// Pipelined_Processor
module Pipelined_Processor(
input CLK,
input reset,
output [7:0] imem_addr,
input [15:0] imem_data,
output [7:0] dmem_addr,
output [7:0] dmem_wdata,
output dmem_we,
input [7:0] dmem_rdata,
output [7:0] result 
   );
wire pcsrc;
wire [7:0] pcplus1_f;
wire [7:0] pcnext_f;
wire [7:0] pc_f, pc_d;
wire [15:0] instr_f, instr_d;
wire signed [7:0] SrcA_d, SrcA_e;
wire signed [7:0] RD1e, RD2e;  
wire signed [7:0] SrcB ;
wire Zero;
wire [7:0] ALUResult_e, ALUResult_m, ALUResult_w;
wire [3:0] ALUControl_d, ALUControl_e;
wire ALUSrc_d, ALUSrc_e, ResultSrc_e, ResultSrc_d, ResultSrc_m, ResultSrc_w;
wire [7:0] pcplus1_d, pcplus1_e, pcplus1_m, pcplus1_w;
wire [2:0] a1_d, Rs1D, Rs2D;
wire [2:0] Rs1E, Rs2E;
wire [2:0] a1_e, a1_m, a1_w;  
wire [3:0] opcode;
wire [2:0] funct;
wire [7:0] SrcB_reg, SrcB_reg_e, SrcB_reg_m;
wire [7:0] wrtdata;
wire [7:0] read_data_w, read_data_m;
wire MemWrite_d, MemWrite_e, MemWrite_m;
wire regwrite_d, regwrite_e, regwrite_w, regwrite_m;
wire [7:0] ImmExt_d, ImmExt_e;  
wire [1:0] ForwardAE, ForwardBE;
wire stallF, flushD, stallD, flushE;
pc p0(.pcnext(pcnext_f),. reset(reset), .pc(pc_f), .stallF(stallF), .clk(CLK));
assign pcplus1_f = pc_f + 1;
assign imem_addr = pc_f;
assign instr_f = imem_data;
assign opcode = instr_f[15:12];
assign pcnext_f = (opcode == 4'b0101 && Zero) ? (pc_f + ImmExt_d) : 
  (pcsrc) ? ImmExt_d :
                (pc_f + 1);
assign a1_d = instr_f[8:6];   
assign funct = instr_f[11:9];
assign Rs1D = instr_f[5:3];
assign Rs2D = instr_f[2:0];
  Extender e0(.in0(Rs2D), .ImmExt(ImmExt_d));
IF_ID l0(.clk(CLK), .flushD(flushD), .stallD(stallD), .pcplus1_f(pcnext_f), .pcplus1_d(pcplus1_d),  .reset(reset), .pc_f(pc_f), .pc_d(pc_d),  .instr_d(instr_d), .instr_f(instr_f));
ControlUnit c0(.opcode(opcode), .funct(funct), .Zero(Zero), .ALUSrc(ALUSrc_d), .MemWrite(MemWrite_d), .ALUControl(ALUControl_d), .ResultSrc(ResultSrc_d), .PCSrc(pcsrc), .RegWrite(regwrite_d));
  Register_file r0(.clk(CLK), .reset(reset), .write(regwrite_w), .destreg(a1_w), .srcreg1(Rs1D), .srcreg2(Rs2D), .rdata1(SrcA_d), .rdata2(SrcB_reg), .wrtData(wrtdata));
ID_EX l1(.clk(CLK), .flushE(flushE), .reset(reset), .SrcA(SrcA_d), .SrcB_reg(SrcB_reg), 
.pcplus1(pcplus1_d), .ImmExt(ImmExt_d), 
.destreg(a1_d), .Rs1D(Rs1D), .Rs2D(Rs2D), .Rs1E(Rs1E), .Rs2E(Rs2E),
.RegWrite(regwrite_d), .ALUSrc(ALUSrc_d), .ResultSrc(ResultSrc_d), 
  ...
Settings: LEC_CHECK=0, CAP_MARGIN=40, CELL_PAD_IN_SITES_DETAIL_PLACEMENT=1, CELL_PAD_IN_SITES_GLOBAL_PLACEMENT=2, CORE_MARGIN=4, CORE_UTILIZATION=40, CTS_CLUSTER_SIZE=36, GPL_ROUTABILITY_DRIVEN=0, GPL_TIMING_DRIVEN=0, HOLD_SLACK_MARGIN=0.05, MIN_ROUTING_LAYER=met1, PLACE_DENSITY=0.37, SETUP_SLACK_MARGIN=3.19, SLEW_MARGIN=40, TNS_END_PERCENT=70; clock period 13.5 ns.
run.sh (not shown) runs the stock make flow with config.mk's settings and CLKGATE_MAP_FILE=.
The first run finished with timing, DRC and antenna clean.
Rerun with:
==> flow/config.mk (replaced) <==
export PLATFORM = sky130hd
export DESIGN_NAME = Pipelined_Processor
export DESIGN_NICKNAME = Pipelined_Processor
export VERILOG_FILES = /design/flow/design.v
export SDC_FILE = /design/flow/constraint.sdc
export NUM_CORES = 4
export LEC_CHECK = 0
export ABC_AREA = 1
export CAP_MARGIN = 20
export CORE_ASPECT_RATIO = 1.71
export CORE_MARGIN = 2
export CORE_UTILIZATION = 57
export CTS_CLUSTER_DIAMETER = 337
export CTS_CLUSTER_SIZE = 93
export SLEW_MARGIN = 20
export TNS_END_PERCENT = 15
The changed run finished clean.
Combinational power came out lower by about 10%.
Die size fell by about 33%.
Cell area drops by about 12%.
Hold slack gains 8.9 ps.
Rerun with:
--- a/flow/config.mk
+++ b/flow/config.mk
@@ -10 +10 @@
-export CORE_ASPECT_RATIO = 1.71
+export CORE_ASPECT_RATIO = 0.5
@@ -12 +12 @@
-export CORE_UTILIZATION = 57
+export CORE_UTILIZATION = 34
@@ -14 +14,3 @@
-export CTS_CLUSTER_SIZE = 93
+export CTS_CLUSTER_SIZE = 99
+export HOLD_SLACK_MARGIN = 0.06
+export SETUP_SLACK_MARGIN = -0.56
@@ -16 +18 @@
-export TNS_END_PERCENT = 15
+export TNS_END_PERCENT = 20
Wire length is lower by about 4.7%.
Worst setup slack gets worse by 420 ps.
First-iteration DRC count rose by about 43%.
Via count went down by 3.2%.
Maximum frequency goes down by 3.3%.
Design area rises by about 1%.
Sequential share of layout area came out lower by 0.32 points.
Total power fell by 3.6%.
Area after synthesis does not change.
Rerun with:
==> flow/config.mk (replaced) <==
export PLATFORM = sky130hd
export DESIGN_NAME = Pipelined_Processor
export DESIGN_NICKNAME = Pipelined_Processor
export VERILOG_FILES = /design/flow/design.v
export SDC_FILE = /design/flow/constraint.sdc
export NUM_CORES = 4
export LEC_CHECK = 0
export CAP_MARGIN = 20
export CELL_PAD_IN_SITES_DETAIL_PLACEMENT = 1
export CORE_MARGIN = 4
export CORE_UTILIZATION = 40
export HOLD_SLACK_MARGIN = 0.05
export MIN_ROUTING_LAYER = met2
export SETUP_SLACK_MARGIN = 3.19
export SLEW_MARGIN = 40
export TNS_END_PERCENT = 70
- clock-buffer cell count is higher by 1
- cell area is higher by about 11%
- area after synthesis is higher by 1.4%
- total power is higher by 17%
- critical path depth is lower by 8


Starting RTL as in the previous note.
make LEC_CHECK=0 ABC_AREA=1 CAP_MARGIN=10 CELL_PAD_IN_SITES_DETAIL_PLACEMENT=2 CELL_PAD_IN_SITES_GLOBAL_PLACEMENT=0 CORE_ASPECT_RATIO=0.67 CORE_MARGIN=9 CORE_UTILIZATION=27 CTS_CLUSTER_SIZE=15 GPL_ROUTABILITY_DRIVEN=1 GPL_TIMING_DRIVEN=0 HOLD_SLACK_MARGIN=-0.02 MAX_ROUTING_LAYER=met5 MIN_ROUTING_LAYER=met1 SETUP_SLACK_MARGIN=1.64 SLEW_MARGIN=25 TNS_END_PERCENT=25 finish   # period 15.3 ns
==> next run, changes <==
--- a/flow/config.mk
+++ b/flow/config.mk
@@ -13 +13 @@
-export CORE_MARGIN = 9
+export CORE_MARGIN = 5
@@ -17 +17 @@
-export GPL_TIMING_DRIVEN = 0
+export GPL_TIMING_DRIVEN = 1
@@ -19 +19 @@
-export MAX_ROUTING_LAYER = met5
+export MAX_ROUTING_LAYER = met4
Effect: Synthesized cell count stays the same. Count of clock-buffer cells in the layout rises by 2. Critical path depth goes up by 1. Sequential share of layout area came out higher by 0.45 points. Wire length goes down by 2.7%.
==> next run, changes <==
==> flow/config.mk (replaced) <==
export PLATFORM = sky130hd
export DESIGN_NAME = Pipelined_Processor
export DESIGN_NICKNAME = Pipelined_Processor
export VERILOG_FILES = /design/flow/design.v
export SDC_FILE = /design/flow/constraint.sdc
export NUM_CORES = 4
export LEC_CHECK = 0
export ABC_AREA = 1
export CAP_MARGIN = 20
export CELL_PAD_IN_SITES_GLOBAL_PLACEMENT = 0
export CORE_MARGIN = 2
export CORE_UTILIZATION = 69
export CTS_CLUSTER_SIZE = 43
export GPL_ROUTABILITY_DRIVEN = 1
export GPL_TIMING_DRIVEN = 1
export HOLD_SLACK_MARGIN = -0.02
export MAX_ROUTING_LAYER = met5
export SETUP_SLACK_MARGIN = 3.31
export SLEW_MARGIN = 20
export TNS_END_PERCENT = 75
==> flow/constraint.sdc (replaced) <==
create_clock -name core_clock -period 11.5 [get_ports {CLK}]
set_input_delay 2.3000 -clock core_clock [delete_from_list [all_inputs] [get_ports {CLK}]]
set_output_delay 2.3000 -clock core_clock [all_outputs]
set_load 0.01 [all_outputs]
Outcome: The changed run reached the layout checks and failed them: negative setup slack. Global-route usage rose by 21 points. Design area goes up by 2.4%. Hold slack barely changes. Via count goes up by 7.5%.
==> next run, changes <==
--- a/flow/config.mk
+++ b/flow/config.mk
@@ -8 +7,0 @@
-export ABC_AREA = 1
@@ -12,2 +11,2 @@
-export CORE_UTILIZATION = 69
-export CTS_CLUSTER_SIZE = 43
+export CORE_UTILIZATION = 72
+export CTS_CLUSTER_SIZE = 14
@@ -18 +17,2 @@
-export SETUP_SLACK_MARGIN = 3.31
+export PLACE_DENSITY = 0.67
+export SETUP_SLACK_MARGIN = 1.64
==> flow/constraint.sdc (replaced) <==
create_clock -name core_clock -period 14.1 [get_ports {CLK}]
set_input_delay 2.8200 -clock core_clock [delete_from_list [all_inputs] [get_ports {CLK}]]
set_output_delay 2.8200 -clock core_clock [all_outputs]
set_load 0.01 [all_outputs]
What happened: With this change the flow died in global routing (5_1_grt) (GRT-0232). Area after synthesis climbs by 1.4%. Die area drops by 2.7%. Synthesized cell count drops by 12%.


Pipelined_Processor again, from the RTL that the note above started with.
Settings: LEC_CHECK=0, ABC_AREA=1, CAP_MARGIN=20, CELL_PAD_IN_SITES_DETAIL_PLACEMENT=1, CELL_PAD_IN_SITES_GLOBAL_PLACEMENT=1, CORE_MARGIN=8, CORE_UTILIZATION=40, CTS_CLUSTER_DIAMETER=191, CTS_CLUSTER_SIZE=35, MAX_ROUTING_LAYER=met4, MIN_ROUTING_LAYER=met2, SLEW_MARGIN=0, TNS_END_PERCENT=65; clock period 13.5 ns.
The starting point finished with timing, DRC and antenna clean.
Edit:
ABC_AREA = not set   (was 1)
CELL_PAD_IN_SITES_GLOBAL_PLACEMENT = not set   (was 1)
CORE_MARGIN = 2   (was 8)
CTS_CLUSTER_DIAMETER = not set   (was 191)
CTS_CLUSTER_SIZE = not set   (was 35)
HOLD_SLACK_MARGIN = 0.05   (was not set)
MAX_ROUTING_LAYER = not set   (was met4)
SETUP_SLACK_MARGIN = 3.19   (was not set)
SLEW_MARGIN = 20   (was 0)
TNS_END_PERCENT = not set   (was 65)
With this change the flow produced a layout that fails on setup timing.
Clock power is higher by 4.3%.
Worst hold slack improved by 4.2 ps.
Global-route usage went up by 8.7 points.
Final area went up by 12%.
Routed wire length increases by 21%.
Count of clock-buffer cells in the layout is unchanged.
Via count rose by 7.9%.
Synthesized area came out higher by 1.4%.
Critical path depth goes down by 6.
Final cell count drops by 4.2%.
Total power increases by 22%.
Edit:
ABC_AREA = 1   (was not set)
CELL_PAD_IN_SITES_DETAIL_PLACEMENT = not set   (was 1)
CORE_ASPECT_RATIO = 0.5   (was not set)
CORE_UTILIZATION = 34   (was 40)
CTS_CLUSTER_DIAMETER = 337   (was not set)
CTS_CLUSTER_SIZE = 99   (was not set)
HOLD_SLACK_MARGIN = not set   (was 0.05)
MIN_ROUTING_LAYER = not set   (was met2)
SETUP_SLACK_MARGIN = not set   (was 3.19)
TNS_END_PERCENT = 20   (was not set)
After rerunning: Now the flow ran to the end with no violations. Clock-buffer cell count rose by 3. Die size climbs by 16%. Sequential cell count does not change. Total power decreases by 23%. Routed wire length goes down by 34%. Sequential share of layout area goes up by 3.4 points. Non-clock buffer count shrinks by 129. Synthesized cell count rose by 14%. Design area goes down by 12%. Maximum frequency climbs by 14%. Clock skew shrinks by 3.1 ps.
Edit:
ABC_AREA = not set   (was 1)
CELL_PAD_IN_SITES_DETAIL_PLACEMENT = 1   (was not set)
CORE_ASPECT_RATIO = not set   (was 0.5)
CORE_UTILIZATION = 40   (was 34)
CTS_CLUSTER_DIAMETER = 198   (was 337)
CTS_CLUSTER_SIZE = not set   (was 99)
MIN_ROUTING_LAYER = met2   (was not set)
TNS_END_PERCENT = 10   (was 20)
After rerunning: The changed run finished with setup timing left. Global-route usage grows by 25 points. Synthesized area rises slightly. Via count grows by well over a third. Setup slack gets worse by 1600 ps. Sequential power climbs by a little under a tenth. Final area went up by a little under a tenth. Cell count falls by a little under a tenth.
Power is estimated from default activity; no workload was simulated.
